==> v13 <==
Design CONV, start of the top module:
module CONV(
	input			clk,               
	input			reset,             
	output reg		busy,	            
	input			ready,	            
	output reg[11:0]	iaddr,            
	input signed[19:0]	idata,            
	output reg 	     cwr,              
	output reg[11:0] 	caddr_wr,         
	output reg[19:0] 	cdata_wr,         
	output reg	 crd,               
	output reg[11:0]	caddr_rd,         
	input	[19:0]		cdata_rd,         
	output reg[2:0] 	csel              
);
parameter signed bias = 40'h0013100000;    
parameter signed K0_0 = 20'h0A89E;         
parameter signed K0_1 = 20'h092D5;         
parameter signed K0_2 = 20'h06D43;         
parameter signed K0_3 = 20'h01004;         
parameter signed K0_4 = 20'hF8F71;         
parameter signed K0_5 = 20'hF6E54;         
parameter signed K0_6 = 20'hFA6D7;         
parameter signed K0_7 = 20'hFC834;         
parameter signed K0_8 = 20'hFAC19;         
parameter IDLE       = 3'd0;    
parameter READ_CONV  = 3'd1;    
parameter WRITE_L0   = 3'd2;    
parameter DELAY1     = 3'd3;    
parameter READ_L0    = 3'd4;    
parameter WRITE_L1   = 3'd5;    
parameter DELAY2     = 3'd6;    
parameter FINISH     = 3'd7;    
reg [5:0] x, y, L1_x, L1_y;             
reg [3:0] counter_kdata, counter_kaddr;   
reg [2:0] counter_layer1;	            
reg [2:0] current_state, next_state;    
reg signed [19:0] Kernel;               
reg signed [39:0] conv_sum;             
reg signed [19:0] idata_tmp;            
wire signed [39:0] data_conv;
wire signed [19:0] conv_result;
assign data_conv = Kernel * idata_tmp;              
assign conv_result[19:0] = conv_sum[35:16] + conv_sum[15];   
always@(*) begin
	case(counter_kdata)
		4'd1: Kernel = K0_0;
		4'd2: Kernel = K0_1;
		4'd3: Kernel = K0_2;
		4'd4: Kernel = K0_3;
		4'd5: Kernel = K0_4;
		4'd6: Kernel = K0_5;
		4'd7: Kernel = K0_6;
		4'd8: Kernel = K0_7;
		4'd9: Kernel = K0_8;
		default: Kernel = 0;
	endcase
end
always@(posedge clk or posedge reset) begin
  ...
export LEC_CHECK = 0
export CAP_MARGIN = 5
export CORE_MARGIN = 2
export CORE_UTILIZATION = 72
export HOLD_SLACK_MARGIN = -0.08
export PLACE_DENSITY = 0.64
export SETUP_SLACK_MARGIN = 0.9
export SLEW_MARGIN = 20
create_clock -name core_clock -period 7.5 [get_ports {clk}]
run.sh (not shown) runs the stock make flow with config.mk's settings and CLKGATE_MAP_FILE=.
==> v23 (differences from v13) <==
==> flow/config.mk (replaced) <==
export PLATFORM = sky130hd
export DESIGN_NAME = CONV
export DESIGN_NICKNAME = CONV
export VERILOG_FILES = /design/flow/design.v
export SDC_FILE = /design/flow/constraint.sdc
export NUM_CORES = 4
export LEC_CHECK = 0
export CAP_MARGIN = 20
export CORE_MARGIN = 2
export CORE_UTILIZATION = 52
export SLEW_MARGIN = 20
==> flow/constraint.sdc (replaced) <==
create_clock -name core_clock -period 6.44 [get_ports {clk}]
set_input_delay 1.2880 -clock core_clock [delete_from_list [all_inputs] [get_ports {clk}]]
set_output_delay 1.2880 -clock core_clock [all_outputs]
set_load 0.01 [all_outputs]
==> v16 (differences from v13) <==
--- a/flow/config.mk
+++ b/flow/config.mk
@@ -7,8 +7,8 @@
 export LEC_CHECK = 0
-export CAP_MARGIN = 5
+export CAP_MARGIN = 20
 export CORE_MARGIN = 2
 export CORE_UTILIZATION = 72
-export HOLD_SLACK_MARGIN = -0.08
-export PLACE_DENSITY = 0.64
-export SETUP_SLACK_MARGIN = 0.9
+export CTS_CLUSTER_SIZE = 82
+export PLACE_DENSITY_LB_ADDON = 0.08
+export SETUP_SLACK_MARGIN = 1.57
 export SLEW_MARGIN = 20
==> flow/constraint.sdc (replaced) <==
create_clock -name core_clock -period 5.45 [get_ports {clk}]
set_input_delay 1.0900 -clock core_clock [delete_from_list [all_inputs] [get_ports {clk}]]
set_output_delay 1.0900 -clock core_clock [all_outputs]
set_load 0.01 [all_outputs]
==> comparison table <==
item	v23	v16	v13
Clock distribution area overhead in the final layout	0.0203	-	0.0194
Share of cell area taken by multi-input logic gates	0.609	-	0.632
Hpwl dp	55.9 mm	57.2 mm	54.1 mm
Placement Setup Slack	-1410 ps	-2410 ps	-307 ps
Classification of the worst setup path	flop to flop	-	flop to flop
End of the critical path	conv_sum[37]	-	conv_sum[35]
Number of core rows	81	69	69
Worst IR Drop VDD	271 uV	-	199 uV
Worst hold-check path type	flop to flop	-	flop to flop
Start point of the worst hold path	current_state[7]	-	csel[0]
Tally of clock buffers in the finished layout	17	-	19
Die area	51600 um^2	37500 um^2	37500 um^2
DRT met1 WL	28.9 mm	-	28.3 mm
Finished Layout Cells	3829	-	3542
Status	finished with violations	stopped before the end	finished with violations
Last stage reached	-	global routing	-
Violated checks	setup timing	-	setup timing

* * *

==> ember <==
==> flow/design.v <==
module CONV(
	input			clk,               
	input			reset,             
	output reg		busy,	            
	input			ready,	            
	output reg[11:0]	iaddr,            
	input signed[19:0]	idata,            
	output reg 	     cwr,              
	output reg[11:0] 	caddr_wr,         
	output reg[19:0] 	cdata_wr,         
	output reg	 crd,               
	output reg[11:0]	caddr_rd,         
	input	[19:0]		cdata_rd,         
	output reg[2:0] 	csel              
);
parameter signed bias = 40'h0013100000;    
parameter signed K0_0 = 20'h0A89E;         
parameter signed K0_1 = 20'h092D5;         
parameter signed K0_2 = 20'h06D43;         
parameter signed K0_3 = 20'h01004;         
parameter signed K0_4 = 20'hF8F71;         
parameter signed K0_5 = 20'hF6E54;         
parameter signed K0_6 = 20'hFA6D7;         
parameter signed K0_7 = 20'hFC834;         
parameter signed K0_8 = 20'hFAC19;         
parameter IDLE       = 3'd0;    
parameter READ_CONV  = 3'd1;    
parameter WRITE_L0   = 3'd2;    
parameter DELAY1     = 3'd3;    
parameter READ_L0    = 3'd4;    
parameter WRITE_L1   = 3'd5;    
parameter DELAY2     = 3'd6;    
parameter FINISH     = 3'd7;    
reg [5:0] x, y, L1_x, L1_y;             
reg [3:0] counter_kdata, counter_kaddr;   
reg [2:0] counter_layer1;	            
reg [2:0] current_state, next_state;    
reg signed [19:0] Kernel;               
reg signed [39:0] conv_sum;             
reg signed [19:0] idata_tmp;            
wire signed [39:0] data_conv;
wire signed [19:0] conv_result;
assign data_conv = Kernel * idata_tmp;              
assign conv_result[19:0] = conv_sum[35:16] + conv_sum[15];   
always@(*) begin
	case(counter_kdata)
		4'd1: Kernel = K0_0;
		4'd2: Kernel = K0_1;
		4'd3: Kernel = K0_2;
		4'd4: Kernel = K0_3;
		4'd5: Kernel = K0_4;
		4'd6: Kernel = K0_5;
		4'd7: Kernel = K0_6;
		4'd8: Kernel = K0_7;
		4'd9: Kernel = K0_8;
		default: Kernel = 0;
	endcase
end
always@(posedge clk or posedge reset) begin
	if(reset) 
		current_state <= IDLE;
	else 
		current_state <= next_state;
end
always @(*) begin
	case (current_state)
		IDLE:       next_state = (ready) ? READ_CONV : IDLE;
		READ_CONV:  next_state = (counter_kdata == 4'd10) ? WRITE_L0 : READ_CONV;  
		WRITE_L0:   next_state = DELAY1;
		DELAY1:     next_state = (x == 6'd0 && y == 6'd0) ? READ_L0 : READ_CONV;
		READ_L0:    next_state = (counter_layer1 == 3'd4) ? WRITE_L1 : READ_L0;
		WRITE_L1:   next_state = DELAY2;
		DELAY2:     next_state = (L1_x == 6'd0 && L1_y == 6'd0) ? FINISH : READ_L0;
		FINISH:     next_state = FINISH;
		default:    next_state = IDLE;
	endcase
end
always@(posedge clk or posedge reset) begin
	if(reset) begin 
		iaddr <= 12'd0;
	end else if(current_state == READ_CONV) begin 
		case(counter_kaddr)
			4'd0: iaddr <= (y-1)*64 + x-1;
			4'd1: iaddr <= (y-1)*64 + x;
			4'd2: iaddr <= (y-1)*64 + x+1;
			4'd3: iaddr <= y*64 + x-1;
			4'd4: iaddr <= y*64 + x;		 
			4'd5: iaddr <= y*64 + x+1;		
			4'd6: iaddr <= (y+1)*64 + x-1;
			4'd7: iaddr <= (y+1)*64 + x;
			4'd8: iaddr <= (y+1)*64 + x+1;
			default: iaddr <= iaddr;
		endcase
	end
end
always@(posedge clk or posedge reset) begin
	if(reset) 
		counter_kaddr <= 4'd0;
	else if(current_state == READ_CONV) 
		counter_kaddr <= counter_kaddr + 4'd1;
	else 
		counter_kaddr <= counter_kaddr;
end
always@(posedge clk or posedge reset) begin
	if(reset) 
		idata_tmp <= 0;
	else if(current_state == READ_CONV) begin
		case(counter_kdata)
			4'd0: idata_tmp <= (x == 0 || y == 0) ? 20'd0 : idata;
			4'd1: idata_tmp <= (y == 0) ? 20'd0 : idata;
			4'd2: idata_tmp <= (x == 63 || y == 0) ? 20'd0 : idata;
			4'd3: idata_tmp <= (x == 0) ? 20'd0 : idata;
			4'd4: idata_tmp <= idata;
			4'd5: idata_tmp <= (x == 63) ? 20'd0 : idata;
			4'd6: idata_tmp <= (x == 0 || y == 63) ? 20'd0 : idata;
			4'd7: idata_tmp <= (y == 63) ? 20'd0 : idata;
			4'd8: idata_tmp <= (x == 63 || y == 63) ? 20'd0 : idata;
			default: idata_tmp <= idata_tmp;
		endcase
	end 
end
always@(posedge clk or posedge reset) begin
	if(reset) 
		conv_sum <= 40'd0;
	else if(current_state == READ_CONV) begin
		if(counter_kdata == 0) 
			conv_sum <= 40'd0;
		else if(counter_kdata == 10)     
			conv_sum <= conv_sum + bias;
		else  
			conv_sum <= conv_sum + data_conv;  
	end
end
always@(posedge clk or posedge reset) begin
	if(reset) 
		busy <= 0;
	else if(ready) 
		busy <= 1; 
	else if(current_state == FINISH) 
		busy <= 0;
end
always@(posedge clk or posedge reset) begin
	if(reset) 
		cwr <= 1'd0;
	else if(current_state == WRITE_L0 || current_state == WRITE_L1)
		cwr <= 1'd1;
	else 
		cwr <= 1'd0;
end
always@(posedge clk or posedge reset) begin
	if(reset) 
		crd <= 1'd0;
	else if(current_state == READ_L0) 
		crd <= 1'd1;
	else 
		crd <= 1'd0;
end
always@(posedge clk or posedge reset) begin
	if(reset) 
		csel <= 3'b000;
	else if(current_state == WRITE_L0) 
		csel <= 3'b001;
	else if(current_state == WRITE_L1) 
		csel <= 3'b011;
	else if(current_state == READ_L0) 
		csel <= 3'b001;
	else 
		csel <= csel;
end
always@(posedge clk or posedge reset) begin
	if(reset) 
		caddr_rd <= 12'd0;
	else if(current_state == READ_L0) begin
		case(counter_layer1)
			3'd0: caddr_rd <= L1_y*64 + L1_x;
			3'd1: caddr_rd <= L1_y*64 + L1_x+1;
			3'd2: caddr_rd <= (L1_y+1)*64 + L1_x;
			3'd3: caddr_rd <= (L1_y+1)*64 + L1_x+1;
		endcase 
	end
end
always@(posedge clk or posedge reset) begin
	if(reset) 
		caddr_wr <= 0;
	else if(current_state == WRITE_L0)  
		caddr_wr <= y * 64 + x; 
	else if(current_state == WRITE_L1)  
		caddr_wr <= (L1_y/2) * 32 + (L1_x/2);  
end
reg signed [19:0] current_max;
always@(posedge clk or posedge reset) begin
	if(reset) begin
		cdata_wr <= 20'd0;
		current_max <= 20'd0; 
	end else begin
		case(current_state)
			WRITE_L0:  
				cdata_wr <= (conv_sum[39]) ? 20'd0 : conv_result;
			READ_L0: begin				
				if(counter_layer1 == 3'd1) begin	 
					current_max <= cdata_rd; 		 
				end else begin
					current_max <= (cdata_rd > current_max) ? cdata_rd : current_max;
				end
			end
			WRITE_L1: begin
				cdata_wr <= current_max;
				current_max <= 20'h00000;  
			end
			default: begin
			end
		endcase
	end
end
always@(posedge clk or posedge reset) begin
	if(reset) begin
		x <= 6'd0; 
		y <= 6'd0;
	end else if(current_state == WRITE_L0) begin
		if(x == 6'd63) begin  
			x <= 6'd0;
			y <= y + 6'd1;
		end else begin
			x <= x + 6'd1;
		end
	end
end
always@(posedge clk or posedge reset) begin
	if(reset) begin
		L1_x <= 6'd0; 
		L1_y <= 6'd0;
	end else if(current_state == WRITE_L1) begin
		if(L1_x == 6'd62) begin
			L1_x <= 0;
			L1_y <= L1_y + 2;
		end else begin
			L1_x <= L1_x + 2;
		end
	end
end
always@(posedge clk or posedge reset) begin
	if(reset) 
		counter_kdata <= 4'd0;
	else 
		counter_kdata <= counter_kaddr;
end
always@(posedge clk or posedge reset) begin
	if(reset) 
		counter_layer1 <= 0;
	else if(current_state == READ_L0) 
		counter_layer1 <= counter_layer1 + 3'd1;
	else 
		counter_layer1 <= 0;
end
endmodule
==> flow/run.sh <==
#!/bin/bash
# the make line also repeats each setting of config.mk as NAME=value (left out here)
make -C /OpenROAD-flow-scripts/flow DESIGN_CONFIG=/design/flow/config.mk WORK_HOME=/design/flow/orfs CLKGATE_MAP_FILE= finish
==> flow/config.mk <==
export PLATFORM = sky130hd
export DESIGN_NAME = CONV
export DESIGN_NICKNAME = CONV
export VERILOG_FILES = /design/flow/design.v
export SDC_FILE = /design/flow/constraint.sdc
export NUM_CORES = 4
export LEC_CHECK = 0
export CAP_MARGIN = 20
export CORE_MARGIN = 2
export CORE_UTILIZATION = 72
export CTS_CLUSTER_DIAMETER = 391
export CTS_CLUSTER_SIZE = 97
export PLACE_DENSITY = 0.38
export SLEW_MARGIN = 20
export TNS_END_PERCENT = 10
==> flow/constraint.sdc <==
create_clock -name core_clock -period 4.98 [get_ports {clk}]
set_input_delay 0.9960 -clock core_clock [delete_from_list [all_inputs] [get_ports {clk}]]
set_output_delay 0.9960 -clock core_clock [all_outputs]
set_load 0.01 [all_outputs]
==> juniper (differences from ember) <==
- CORE_UTILIZATION: 72 -> 46
- CTS_CLUSTER_DIAMETER: 391 -> 308
- CTS_CLUSTER_SIZE: 97 -> 98
- PLACE_DENSITY: 0.38 -> default
- TNS_END_PERCENT: 10 -> default
==> flow/constraint.sdc (replaced) <==
create_clock -name core_clock -period 8.0 [get_ports {clk}]
set_input_delay 1.6000 -clock core_clock [delete_from_list [all_inputs] [get_ports {clk}]]
set_output_delay 1.6000 -clock core_clock [all_outputs]
set_load 0.01 [all_outputs]
==> notes <==
- ember finished but fails on setup timing. juniper completed with no timing, DRC or antenna violations.
- Between juniper and ember, the lower maximum frequency is in ember (gap about 12%, measured against ember).
- The first-iteration DRC count of ember is 2.7 times that of juniper.
- In ember the power is larger than in juniper, by about 90%.
- Between ember and juniper, the lower worst hold slack is in juniper (gap 0.027 ns).
- Cell count: juniper is higher than ember (about 1.7%).
- Routed wire length: juniper is lower than ember (about 27%).
- Between juniper and ember, the lower critical path depth is in juniper (gap 4).
- Against ember, the worst setup slack of juniper is higher by 3.9 ns.
- Against juniper, the sequential power of ember is larger by 54%.
==> figures <==
Min-Delay Startpoint: ember current_state[0]; juniper current_state[7]
Largest net degree at the start of global routing: ember 147; juniper 114
Total GRT Usage: ember 45.4%; juniper 24.7%
Placed cell areas: ember 29400 um^2; juniper 28100 um^2
Sequential standard cell area: ember 4560 um^2; juniper 4560 um^2
PostCTS Resize Cnt: ember 110; juniper 6
Area of the chip: ember 37500 um^2; juniper 58200 um^2
Endpoint of the worst setup timing path: ember conv_sum[36]; juniper conv_sum[34]
Met2 Track Usage GR: ember 74.8%; juniper 44.1%
Clock network fraction of design power: ember 16.5%; juniper 18.4%
Outcome: ember complete, but fails checks; juniper complete, no violations
Violated checks: ember setup timing; juniper -
Router iterations before antenna repair: ember 13; juniper 5
Total via count after detailed routing: ember 24300; juniper 19700
Crit path DRT: ember 5.29 ns; juniper 8.36 ns
Share of the final layout cell area in sequential cells: ember 14.7%; juniper 15.4%
Final HPWL from detailed placement: ember 59400 um; juniper 53700 um
Global-route wire length before repair: ember 132000 um; juniper 111000 um
Count of buffers not belonging to the clock network in the layout: ember 437; juniper 230
Post-CTS setup repair buffer count: ember 9; juniper 1
No activity file was given, so power comes from the tool's default toggle rates.
